Setup of north:
## cordic
module cordic (clk, rst, s, angle, done, sine, cosine);
    input                   clk, rst, s;
    input   signed  [31:0]  angle;
    output  reg             done;
    output  signed  [31:0]  sine, cosine;
    reg              [1:0]  y, yn;
    wire                    z;
    wire             [3:0]  cntr_val0;
    wire    signed  [31:0]  atan [0:15];
    reg                     reg_ld_angle, reg_ld_sine, reg_ld_cosine, cntr_ld0, cntr_en0;
    wire    signed  [31:0]  reg_ld_val_angle, reg_ld_val_sine, reg_ld_val_cosine;
    wire    signed  [31:0]  reg_val_angle, reg_val_sine, reg_val_cosine, bshft_val_cosine, bshft_val_sine;
    assign atan[0]  = 450_000_000;
    assign atan[1]  = 265_650_512;
    assign atan[2]  = 140_362_435;
    assign atan[3]  = 071_250_163;
    assign atan[4]  = 035_763_344;
    assign atan[5]  = 017_899_106;
    assign atan[6]  = 008_951_737;
    assign atan[7]  = 004_476_142;
    assign atan[8]  = 002_381_050;
    assign atan[9]  = 001_119_057;
    assign atan[10] = 000_559_529;
    assign atan[11] = 000_279_765;
    assign atan[12] = 000_139_882;
    assign atan[13] = 000_069_941;
    assign atan[14] = 000_034_971;
    assign atan[15] = 000_017_485;
    always @(posedge clk, posedge rst) begin
        if (rst) begin
            y <= 0;
        end else begin
            y <= yn;
  ...
For scale: about 100 flip-flops, roughly 100 I/O pins, roughly 19000 µm² of cells after synthesis.
clock: 6.38 ns
lec_check: 0
cap_margin: 20
core_margin: 2
core_utilization: 46
setup_slack_margin: 0.3
slew_margin: 20
run.sh (not shown) runs the stock make flow with config.mk's settings and CLKGATE_MAP_FILE=.
Input changes introduced in south (baseline for comparison: north):
Settings: an added CTS_CLUSTER_SIZE of 35; an added CORE_ASPECT_RATIO of 0.58; an added HOLD_SLACK_MARGIN of 0.15; a change of SLEW_MARGIN from 20 to 10; a change of CORE_UTILIZATION from 46 to 27; an added CELL_PAD_IN_SITES_GLOBAL_PLACEMENT of 1; a change of CORE_MARGIN from 2 to 9; a change of the clock period (ns, I/O delays scaled along) from 6.38 to 4.01.
## What came out
south ran in full, but the layout does not pass; the checks complain about negative setup slack.
The final layout from north, which completed every stage, passed the timing, design-rule and antenna checks at the end of the flow.
For pin count of the biggest net entering global routing, dividing the value from south by the value from north gives 1.9.
Re fill cell instance count of the final layout: north and south aren't equal, and the lower value belongs to north.
south vs north — count of plain and timing-repair buffers in the layout rose about 160%.
The buffers inserted during post-CTS setup optimization in south was higher than what north gave.
south vs. north: count of instances resized after the clock tree is built rose about 1600%; via count rose about 10%.

========
== alpha ==
The RTL this note starts from:
==> flow/design.v <==
`timescale 1ns / 1ps
module counter #(size = 8) (clk, rst, ld, ld_val, en, up, val);
    input                 clk, rst, ld, en, up;
    input      [size-1:0] ld_val;
    output reg [size-1:0] val;
    always @(posedge clk, posedge rst) begin
        if (rst) begin
            val <= 0;
        end else if (ld) begin
            val <= ld_val;
        end else if (en) begin
            val <= (up) ? val+1 : val-1;
        end
    end
endmodule
module barrelshift #(size = 8) (barrel_in, barrel, right, barrel_out);
    input      signed [size-1:0] barrel_in;
    input                  [3:0] barrel;
    input                        right;
    output reg signed [size-1:0] barrel_out;
    always @(barrel_in, barrel, right) begin
        barrel_out = barrel_in;
        if (barrel == 1) begin
            barrel_out = (right) ? barrel_in >>> 1 : barrel_in <<< 1;
        end else if (barrel == 2) begin
            barrel_out = (right) ? barrel_in >>> 2 : barrel_in <<< 2;
        end else if (barrel == 3) begin
            barrel_out = (right) ? barrel_in >>> 3 : barrel_in <<< 3;
        end else if (barrel == 4) begin
            barrel_out = (right) ? barrel_in >>> 4 : barrel_in <<< 4;
        end else if (barrel == 5) begin
            barrel_out = (right) ? barrel_in >>> 5 : barrel_in <<< 5;
        end else if (barrel == 6) begin
            barrel_out = (right) ? barrel_in >>> 6 : barrel_in <<< 6;
        end else if (barrel == 7) begin
            barrel_out = (right) ? barrel_in >>> 7 : barrel_in <<< 7;
        end else if (barrel == 8) begin
            barrel_out = (right) ? barrel_in >>> 8 : barrel_in <<< 8;
        end else if (barrel == 9) begin
            barrel_out = (right) ? barrel_in >>> 9 : barrel_in <<< 9;
        end else if (barrel == 10) begin
            barrel_out = (right) ? barrel_in >>> 10 : barrel_in <<< 10;
        end else if (barrel == 11) begin
            barrel_out = (right) ? barrel_in >>> 11 : barrel_in <<< 11;
        end else if (barrel == 12) begin
            barrel_out = (right) ? barrel_in >>> 12 : barrel_in <<< 12;
        end else if (barrel == 13) begin
            barrel_out = (right) ? barrel_in >>> 13 : barrel_in <<< 13;
        end else if (barrel == 14) begin
            barrel_out = (right) ? barrel_in >>> 14 : barrel_in <<< 14;
        end else if (barrel == 15) begin
            barrel_out = (right) ? barrel_in >>> 15 : barrel_in <<< 15;
        end
    end
endmodule
module register #(size = 8) (clk, rst, ld, ld_val, val);
    input clk, rst, ld;
    input      signed [size-1:0] ld_val;
    output reg signed [size-1:0] val;
    always @(posedge clk, posedge rst) begin
        if (rst) begin
            val <= 0;
        end else if (ld) begin
            val <= ld_val;
        end
    end
endmodule
module cordic (clk, rst, s, angle, done, sine, cosine);
    input                   clk, rst, s;
    input   signed  [31:0]  angle;
    output  reg             done;
    output  signed  [31:0]  sine, cosine;
    reg              [1:0]  y, yn;
    wire                    z;
    wire             [3:0]  cntr_val0;
    wire    signed  [31:0]  atan [0:15];
    reg                     reg_ld_angle, reg_ld_sine, reg_ld_cosine, cntr_ld0, cntr_en0;
    wire    signed  [31:0]  reg_ld_val_angle, reg_ld_val_sine, reg_ld_val_cosine;
    wire    signed  [31:0]  reg_val_angle, reg_val_sine, reg_val_cosine, bshft_val_cosine, bshft_val_sine;
    assign atan[0]  = 450_000_000;
    assign atan[1]  = 265_650_512;
    assign atan[2]  = 140_362_435;
    assign atan[3]  = 071_250_163;
    assign atan[4]  = 035_763_344;
    assign atan[5]  = 017_899_106;
    assign atan[6]  = 008_951_737;
    assign atan[7]  = 004_476_142;
    assign atan[8]  = 002_381_050;
    assign atan[9]  = 001_119_057;
    assign atan[10] = 000_559_529;
    assign atan[11] = 000_279_765;
    assign atan[12] = 000_139_882;
    assign atan[13] = 000_069_941;
    assign atan[14] = 000_034_971;
    assign atan[15] = 000_017_485;
    always @(posedge clk, posedge rst) begin
        if (rst) begin
            y <= 0;
        end else begin
            y <= yn;
        end
    end
    always @(y, s, z) begin
        case (y)
            0: begin
                if (~s) begin
                    yn <= 0;
                end else begin
                    yn <= 1;
                end
            end
            1: begin
                if (~z) begin
                    yn <= 1;
                end else begin
                    yn <= 2;
                end
            end
            2: begin
                if (s) begin
                    yn <= 2;
                end else begin
                    yn <= 0;
                end
            end
            default: yn <= 2'bxx;
        endcase
    end
    always @(y, s) begin
        reg_ld_angle = 0; reg_ld_sine = 0; reg_ld_cosine = 0; cntr_ld0 = 0; cntr_en0 = 0; done = 0;
        case (y)
            0: begin
                reg_ld_angle = 1; cntr_ld0 = 1;
                if (s) begin
                    reg_ld_sine = 1; reg_ld_cosine = 1;
                end
            end
            1: begin
                reg_ld_angle = 1; reg_ld_sine = 1; reg_ld_cosine = 1; cntr_en0 = 1;
            end
            2: begin
                done = 1;
            end
        endcase
    end
    assign reg_ld_val_angle = (y == 0) ? angle : (reg_val_angle >= 000_000_000) ? 
        reg_val_angle - atan[cntr_val0] : reg_val_angle + atan[cntr_val0];
    assign reg_ld_val_cosine = (y == 0) ? 006_073_000 : (reg_val_angle >= 000_000_000) ?
        reg_val_cosine - bshft_val_sine : reg_val_cosine + bshft_val_sine;
    assign reg_ld_val_sine = (y == 0) ? 000_000_000 : (reg_val_angle >= 000_000_000) ?
        reg_val_sine + bshft_val_cosine : reg_val_sine - bshft_val_cosine;
    assign z = (cntr_val0 == 15);
    counter   #(4) c0 (clk, rst, cntr_ld0, 0, cntr_en0, 1, cntr_val0);
    register #(32) r_angle (clk, rst, reg_ld_angle, reg_ld_val_angle, reg_val_angle);
    register #(32) r_cosine (clk, rst, reg_ld_cosine, reg_ld_val_cosine, reg_val_cosine);
    register #(32) r_sine (clk, rst, reg_ld_sine, reg_ld_val_sine, reg_val_sine);
    barrelshift #(32) b_cosine (reg_val_cosine, cntr_val0, 1, bshft_val_cosine);
    barrelshift #(32) b_sine (reg_val_sine, cntr_val0, 1, bshft_val_sine);
    assign sine = reg_val_sine;
    assign cosine = reg_val_cosine;
endmodule
Settings: LEC_CHECK=0, CAP_MARGIN=20, CORE_ASPECT_RATIO=1.08, CORE_MARGIN=2, CORE_UTILIZATION=36, SLEW_MARGIN=20; clock period 7.5 ns.
For beta, these inputs were changed with respect to alpha:
diff --git a/flow/config.mk b/flow/config.mk
--- a/flow/config.mk
+++ b/flow/config.mk
@@ -8,5 +8,5 @@
 export CAP_MARGIN = 20
-export CORE_ASPECT_RATIO = 1.08
 export CORE_MARGIN = 2
-export CORE_UTILIZATION = 36
+export CORE_UTILIZATION = 29
+export SETUP_SLACK_MARGIN = 0.3
 export SLEW_MARGIN = 20
==> flow/constraint.sdc <==
create_clock -name core_clock -period 10.5 [get_ports {clk}]
set_input_delay 2.1000 -clock core_clock [delete_from_list [all_inputs] [get_ports {clk}]]
set_output_delay 2.1000 -clock core_clock [all_outputs]
set_load 0.01 [all_outputs]
## What came out
Core utilization ended up 9.0 points lower on beta than on alpha. [compare] base=alpha new=beta: global-route wire length before repair saw a decrease, arrival time of data at the critical path endpoint saw an increase, area enclosed by the die boundary saw an increase, fraction of the cycle the final worst path needs saw a decrease. Cmp beta vs alpha: final critical delay including setup and external delays higher in beta. Between alpha and beta, the difference in CTS buffer count is negligible.
[inputs] gamma vs beta
diff --git a/flow/config.mk b/flow/config.mk
--- a/flow/config.mk
+++ b/flow/config.mk
@@ -7,6 +7,11 @@
 export LEC_CHECK = 0
+export ABC_AREA = 0
 export CAP_MARGIN = 20
+export CELL_PAD_IN_SITES_GLOBAL_PLACEMENT = 0
 export CORE_MARGIN = 2
-export CORE_UTILIZATION = 29
-export SETUP_SLACK_MARGIN = 0.3
+export CORE_UTILIZATION = 40
+export GPL_ROUTABILITY_DRIVEN = 1
+export HOLD_SLACK_MARGIN = 0.11
+export MAX_ROUTING_LAYER = met5
+export SETUP_SLACK_MARGIN = 0.5
 export SLEW_MARGIN = 20
==> flow/constraint.sdc <==
create_clock -name core_clock -period 5.3 [get_ports {clk}]
set_input_delay 1.0600 -clock core_clock [delete_from_list [all_inputs] [get_ports {clk}]]
set_output_delay 1.0600 -clock core_clock [all_outputs]
set_load 0.01 [all_outputs]
[summary]
Finished, but not clean: gamma, with setup timing. Per the comparison of gamma with beta, core utilization saw an increase; area after synthesis did not really move; final routed wirelength across all metal layers rose about 30%. Design area | gamma above beta. Taking beta over gamma, the via count ratio works out to 0.827. First-iteration DRC count for gamma: 2.2% down relative to beta.
## Diff of input files: delta against gamma
diff --git a/flow/config.mk b/flow/config.mk
--- a/flow/config.mk
+++ b/flow/config.mk
@@ -7,11 +7,15 @@
 export LEC_CHECK = 0
-export ABC_AREA = 0
+export ABC_AREA = 1
 export CAP_MARGIN = 20
 export CELL_PAD_IN_SITES_GLOBAL_PLACEMENT = 0
+export CORE_ASPECT_RATIO = 0.5
 export CORE_MARGIN = 2
-export CORE_UTILIZATION = 40
+export CORE_UTILIZATION = 62
+export CTS_CLUSTER_DIAMETER = 218
+export CTS_CLUSTER_SIZE = 98
 export GPL_ROUTABILITY_DRIVEN = 1
-export HOLD_SLACK_MARGIN = 0.11
 export MAX_ROUTING_LAYER = met5
-export SETUP_SLACK_MARGIN = 0.5
+export PLACE_DENSITY = 0.39
+export SETUP_SLACK_MARGIN = -0.53
 export SLEW_MARGIN = 20
+export TNS_END_PERCENT = 30
[summary]
- What the final checks of delta revealed, after a flow that finished every stage, was a layout that fails on setup timing.
- gamma: complete, dirty (setup timing)
- Cmp delta and gamma / post-CTS setup buffer count / higher: gamma
- Final tally of setup violations (delta / gamma): 0.74
- Per the comparison of delta with gamma, global routing met2 resource utilization lower; area of placed instances decreased by 17% relative to the old numbers; first-pass GRT wire length lost 28%.
- Going from gamma to delta, latest clock arrival within the worst-skew pair stayed essentially flat; number of cells traversed by the worst register-to-register path rose by 23%.
- Sequential cell count: delta vs gamma identical
- delta reports its highest routed metal layer as met5 while gamma reports met4.
[inputs] epsilon vs delta
==> flow/config.mk <==
export PLATFORM = sky130hd
export DESIGN_NAME = cordic
export DESIGN_NICKNAME = cordic
export VERILOG_FILES = /design/flow/design.v
export SDC_FILE = /design/flow/constraint.sdc
export NUM_CORES = 4
export LEC_CHECK = 0
export ABC_AREA = 0
export CAP_MARGIN = 20
export CELL_PAD_IN_SITES_GLOBAL_PLACEMENT = 0
export CORE_MARGIN = 2
export CORE_UTILIZATION = 72
export CTS_CLUSTER_SIZE = 76
export GPL_ROUTABILITY_DRIVEN = 1
export HOLD_SLACK_MARGIN = 0.11
export MAX_ROUTING_LAYER = met5
export PLACE_DENSITY_LB_ADDON = 0.24
export SETUP_SLACK_MARGIN = 1.51
export SLEW_MARGIN = 20
Summary: with delta as the reference, yosys-reported design area after synthesis in epsilon moved down slightly. Seen in the log of epsilon: DPL-0038 during 4_1_cts, after which the run never completed. Diff delta -> epsilon | site row count | up by more than a quarter. In epsilon relative to delta, width of the die had gone down by more than a quarter. Arithmetic-cell share of the synthesized area counting full adders, half adders and majority gates: epsilon vs delta — no meaningful difference. delta has lower placed standard-cell area than epsilon. [diff] detailed placement HPWL, epsilon relative to delta: regression. Synthesized cell count (lower): epsilon. Against delta, floorplan core area in epsilon fell by more than 10%. The number of different library cells in the post-synthesis netlist of epsilon exceeds that of delta by 66%. Of the two candidates, delta has the worse chip footprint and epsilon the better one.
